==> exp/ember <==
// ahb_to_apb_bridge
module ahb_to_apb_bridge
#(
        parameter AHB_AW = 32,
        parameter APB_AW = 32,
        parameter AHB_DW = 32,
        parameter APB_DW = 8,
        parameter FIFO_SIZE = 8
)
(
        HCLK,        
        HRESETn,     
        HADDR,       
        HSIZE,       
        HWDATA,      
        HWRITE,      
        HRDATA,      
        HREADY,      
        HRESP,       
        HSELAPB,     
        PADDR,       
        PSEL,        
        PENABLE,     
        PWRITE,      
        PWDATA,      
        PRDATA,      
        PREADY,      
        PSLVERR      
);
==> flow/config.mk <==
export PLATFORM = sky130hd
export DESIGN_NAME = ahb_to_apb_bridge
export DESIGN_NICKNAME = ahb_to_apb_bridge
export VERILOG_FILES = /design/flow/design.v
export SDC_FILE = /design/flow/constraint.sdc
export NUM_CORES = 4
export LEC_CHECK = 0
export CAP_MARGIN = 0
export CORE_MARGIN = 2
export CORE_UTILIZATION = 72
export CTS_CLUSTER_DIAMETER = 93
export HOLD_SLACK_MARGIN = -0.09
export PLACE_DENSITY = 0.39
export SETUP_SLACK_MARGIN = -0.27
export SLEW_MARGIN = 20
==> flow/constraint.sdc <==
create_clock -name core_clock -period 2.9 [get_ports {HCLK}]
set_input_delay 0.5800 -clock core_clock [delete_from_list [all_inputs] [get_ports {HCLK}]]
set_output_delay 0.5800 -clock core_clock [all_outputs]
set_load 0.01 [all_outputs]
run.sh (not shown) runs the stock make flow with config.mk's settings and CLKGATE_MAP_FILE=.
==> inputs of exp/garnet, as changes to exp/ember <==
ABC_AREA = 1   (was default)
CAP_MARGIN = 20   (was 0)
CORE_UTILIZATION = 40   (was 72)
CTS_CLUSTER_DIAMETER = default   (was 93)
GPL_TIMING_DRIVEN = 0   (was default)
HOLD_SLACK_MARGIN = default   (was -0.09)
PLACE_DENSITY = default   (was 0.39)
SETUP_SLACK_MARGIN = default   (was -0.27)
==> flow/constraint.sdc (replaced) <==
create_clock -name core_clock -period 6.0 [get_ports {HCLK}]
set_input_delay 1.2000 -clock core_clock [delete_from_list [all_inputs] [get_ports {HCLK}]]
set_output_delay 1.2000 -clock core_clock [all_outputs]
set_load 0.01 [all_outputs]
==> summary of the runs <==
exp/ember produced a layout that fails on setup timing. exp/garnet went through all stages and came out clean. Against exp/garnet, the critical path depth of exp/ember is lower by 5. Register-to-register slack: exp/ember is lower than exp/garnet (1.4 ns). First-iteration DRC count: exp/garnet is smaller than exp/ember (about 5%). Of exp/ember and exp/garnet, exp/garnet has the higher via count (gap 26%, measured against exp/garnet). Non-clock buffer count: exp/ember is lower than exp/garnet (53).

==> trial 85: inputs <==
Starting RTL as in the previous note.
export LEC_CHECK = 0
export CAP_MARGIN = 20
export CELL_PAD_IN_SITES_DETAIL_PLACEMENT = 1
export CELL_PAD_IN_SITES_GLOBAL_PLACEMENT = 2
export CORE_MARGIN = 2
export CORE_UTILIZATION = 57
export CTS_CLUSTER_SIZE = 68
export GPL_TIMING_DRIVEN = 1
export SLEW_MARGIN = 20
export TNS_END_PERCENT = 20
create_clock -name core_clock -period 5.26 [get_ports {HCLK}]
==> inputs of trial 90, as changes to trial 85 <==
Settings changed: ABC_AREA set to 1, CELL_PAD_IN_SITES_DETAIL_PLACEMENT 1 to unset, CELL_PAD_IN_SITES_GLOBAL_PLACEMENT 2 to unset, CORE_ASPECT_RATIO set to 0.5, CORE_UTILIZATION 57 to 72, CTS_CLUSTER_SIZE 68 to 10, GPL_TIMING_DRIVEN 1 to unset, PLACE_DENSITY set to 0.42, SLEW_MARGIN 20 to 30, TNS_END_PERCENT 20 to 10.
==> flow/constraint.sdc (replaced) <==
create_clock -name core_clock -period 2.9 [get_ports {HCLK}]
set_input_delay 0.5800 -clock core_clock [delete_from_list [all_inputs] [get_ports {HCLK}]]
set_output_delay 0.5800 -clock core_clock [all_outputs]
set_load 0.01 [all_outputs]
==> job_summary.md <==
## PnR job results

| Metric | Value |
|---|---|
| Status | `timing/DRC/antenna clean` |
| HP Start | `INTERNAL_LOGIC.START_READ_TRANSFER.in_delay$_DFF_P_` |
| Part of the power in combinational logic | `14.0%` |
| Fmax achieved | `between 200 and 250 MHz` |
| GRT Total Usage | `27.49%` |
| Gpl congestion | `between 0.7 and 0.8` |
| Cells after DPL | `between 2000 and 2500` |
(the above is from trial 85)
==> job_summary.md <==
## PnR job results

| Metric | Value |
|---|---|
| Gpl congestion | `0.9077` |
| Violated checks | `negative setup slack` |
| Part of the power in combinational logic | `about two fifths` |
| Final setup violation count | `9` |
| Final WS setup | `-0.2605 ns` |
| Status | `finished with violations` |
(the above is from trial 90)

==> build 81: inputs <==
Starting RTL as in the previous note.
clock: 2.37 ns
lec_check: 0
abc_area: 1
cap_margin: 20
core_aspect_ratio: 1.33
core_margin: 2
core_utilization: 72
cts_cluster_diameter: 345
cts_cluster_size: 10
hold_slack_margin: 0.29
place_density: 0.42
slew_margin: 20
==> build 92: changes against build 81 <==
ABC_AREA = unset   (was 1)
CORE_ASPECT_RATIO = 0.71   (was 1.33)
CTS_CLUSTER_DIAMETER = 352   (was 345)
CTS_CLUSTER_SIZE = 31   (was 10)
HOLD_SLACK_MARGIN = unset   (was 0.29)
PLACE_DENSITY = unset   (was 0.42)
PLACE_DENSITY_LB_ADDON = 0.07   (was unset)
SETUP_SLACK_MARGIN = 0.84   (was unset)
==> flow/constraint.sdc (replaced) <==
create_clock -name core_clock -period 2.9 [get_ports {HCLK}]
set_input_delay 0.5800 -clock core_clock [delete_from_list [all_inputs] [get_ports {HCLK}]]
set_output_delay 0.5800 -clock core_clock [all_outputs]
set_load 0.01 [all_outputs]
==> trial 33: changes against build 81 <==
ABC_AREA = unset   (was 1)
CAP_MARGIN = 0   (was 20)
CORE_ASPECT_RATIO = unset   (was 1.33)
CORE_UTILIZATION = 70   (was 72)
CTS_CLUSTER_DIAMETER = 93   (was 345)
CTS_CLUSTER_SIZE = unset   (was 10)
HOLD_SLACK_MARGIN = unset   (was 0.29)
PLACE_DENSITY = unset   (was 0.42)
==> flow/constraint.sdc (replaced) <==
create_clock -name core_clock -period 2.9 [get_ports {HCLK}]
set_input_delay 0.5800 -clock core_clock [delete_from_list [all_inputs] [get_ports {HCLK}]]
set_output_delay 0.5800 -clock core_clock [all_outputs]
set_load 0.01 [all_outputs]
==> qor summary <==
quantity                                                                           trial 33        build 81        build 92
Result of the run                                                complete, but fails checks  did not finish  did not finish
Last stage reached                                                                        -         5_1_grt         4_1_cts
Violated checks                                                        negative setup slack               -               -
Number of different library cells in the post-synthesis netlist                          66              44              66
Cell count listed in synth_stat.txt                                                    1418            2573            1418
Total of cells resized after clock tree synthesis                                        49             251               -
Area fraction in full adders, half adders and majority gates                        0.00561         0.00534         0.00561
Net Count, Synth                                                                       1511            2666            1511
Final weighted congestion in routability-driven placement                             0.865           0.913           0.865
Maximum level of the CTS H-tree                                                           3               3               -
Synthesized cell area                                                            0.0268 mm²      0.0281 mm²      0.0268 mm²
Simple share                                                                         0.0395           0.170          0.0395
Setup slack after placement                                                       -0.373 ns       -0.548 ns       -0.351 ns
Core ar.                                                                         0.0377 mm²      0.0385 mm²      0.0366 mm²
Area fraction in compound gates after synthesis                                      0.0369          0.0918          0.0369
Clock tree root buffer cell                                                       clkbuf_16       clkbuf_16               -
Chip area from the yosys synthesis statistics                                    0.0268 mm²      0.0281 mm²      0.0268 mm²
Yosys top cell by instances                                                        edfxtp_1         nand2_1        edfxtp_1
Sum of net half-perimeters after detailed placement                                 36.0 mm         48.1 mm         38.8 mm
Placed Instances                                                                       2128            3256            2106
Standard-cell row count                                                                  71              83              59
Post-Synth XOR/XNOR Area                                                             0.0127         0.00410          0.0127
Synth top area share                                                                  0.601           0.573           0.601
Area of the die                                                                  0.0398 mm²      0.0406 mm²      0.0388 mm²
Initial core utilization                                                              0.711           0.729           0.731

==> job 9400: inputs <==
Starting RTL as in the previous note.
==> flow/config.mk <==
export PLATFORM = sky130hd
export DESIGN_NAME = ahb_to_apb_bridge
export DESIGN_NICKNAME = ahb_to_apb_bridge
export VERILOG_FILES = /design/flow/design.v
export SDC_FILE = /design/flow/constraint.sdc
export NUM_CORES = 4
export LEC_CHECK = 0
export CAP_MARGIN = 25
export CELL_PAD_IN_SITES_DETAIL_PLACEMENT = 0
export CELL_PAD_IN_SITES_GLOBAL_PLACEMENT = 1
export CORE_ASPECT_RATIO = 1.48
export CORE_MARGIN = 7
export CORE_UTILIZATION = 40
export CTS_CLUSTER_SIZE = 32
export HOLD_SLACK_MARGIN = 0.27
export MAX_ROUTING_LAYER = met4
export SETUP_SLACK_MARGIN = 1.35
export SLEW_MARGIN = 20
export TNS_END_PERCENT = 50
==> flow/constraint.sdc <==
create_clock -name core_clock -period 5.91 [get_ports {HCLK}]
set_input_delay 1.1820 -clock core_clock [delete_from_list [all_inputs] [get_ports {HCLK}]]
set_output_delay 1.1820 -clock core_clock [all_outputs]
set_load 0.01 [all_outputs]
==> job 937 (differences from job 9400) <==
Settings changed: CAP_MARGIN 25 to 10, CELL_PAD_IN_SITES_DETAIL_PLACEMENT 0 to default, CELL_PAD_IN_SITES_GLOBAL_PLACEMENT 1 to default, CORE_ASPECT_RATIO 1.48 to default, CORE_MARGIN 7 to 2, CORE_UTILIZATION 40 to 66, CTS_CLUSTER_SIZE 32 to default, HOLD_SLACK_MARGIN 0.27 to default, MAX_ROUTING_LAYER met4 to met5, MIN_ROUTING_LAYER from default to met1, PLACE_DENSITY_LB_ADDON from default to 0.23, SETUP_SLACK_MARGIN 1.35 to -0.52, TNS_END_PERCENT 50 to 75.
==> flow/constraint.sdc (replaced) <==
create_clock -name core_clock -period 6.47 [get_ports {HCLK}]
set_input_delay 1.2940 -clock core_clock [delete_from_list [all_inputs] [get_ports {HCLK}]]
set_output_delay 1.2940 -clock core_clock [all_outputs]
set_load 0.01 [all_outputs]
==> out/README.md <==
| Parameter | Value | Unit |
|---|---|---|
| Required time at the worst-slack endpoint | 5.18 | ns |
| First-pass GRT wire length | 90,050 | µm |
| Worst setup skew after layout | 0.02572 | ns |
| Number of buffers inserted by post-CTS setup repair | 0 | - |
| Final cycle utilization of the critical path | 81.32 | % |
| Static leakage | 10.23 | nW |
| Vias in the first global route | 15.08k | - |
| Average via count per standard cell | 6.564 | - |
| Switching portion of total power | 24.59 | % |
| Result of the run | timing/DRC/antenna clean | - |
| Endpoint arrival time on the critical path | 3.97 | ns |
| Endpoint, Worst Hold | APB.hready_detector.out | - |
| Final core utilization | 77.83 | % |
| Diodes inserted | 0 | - |
| Worst hold start | APB.hready_detector.in_delay | - |
| Min setup slack post-route | 1.209 | ns |
| Layout clock buffer count | 93 | - |
| Area of the die | 42,200 | µm² |
| Total CTS buffers | 67 | - |
Source of the figures above: job 937

==> out/README.md <==
| Parameter | Value | Unit |
|---|---|---|
| Result of the run | timing/DRC/antenna clean | - |
| Number of buffers inserted by post-CTS setup repair | 11 | - |
| Worst hold start | INTERNAL_LOGIC.START_WRITE_TRANSFER.in_delay | - |
| Worst setup skew after layout | 0.02560 | ns |
| Total CTS buffers | 66 | - |
| Final cycle utilization of the critical path | 76.74 | % |
| Required time at the worst-slack endpoint | 4.73 | ns |
| Layout clock buffer count | 88 | - |
| Static leakage | 10.42 | nW |
| Diodes inserted | 3 | - |
| Switching portion of total power | 24.23 | % |
| Average via count per standard cell | 5.430 | - |
| Vias in the first global route | 14.87k | - |
| Placeable core region | 66,330 | µm² |
| Area of the die | 74,530 | µm² |
| First-pass GRT wire length | 96,700 | µm |
| Endpoint arrival time on the critical path | 3.35 | ns |
| Endpoint, Worst Hold | INTERNAL_LOGIC.START_WRITE_TRANSFER.out | - |
| Min setup slack post-route | 1.374 | ns |
Source of the figures above: job 9400

Power is estimated from default activity; no workload was simulated.
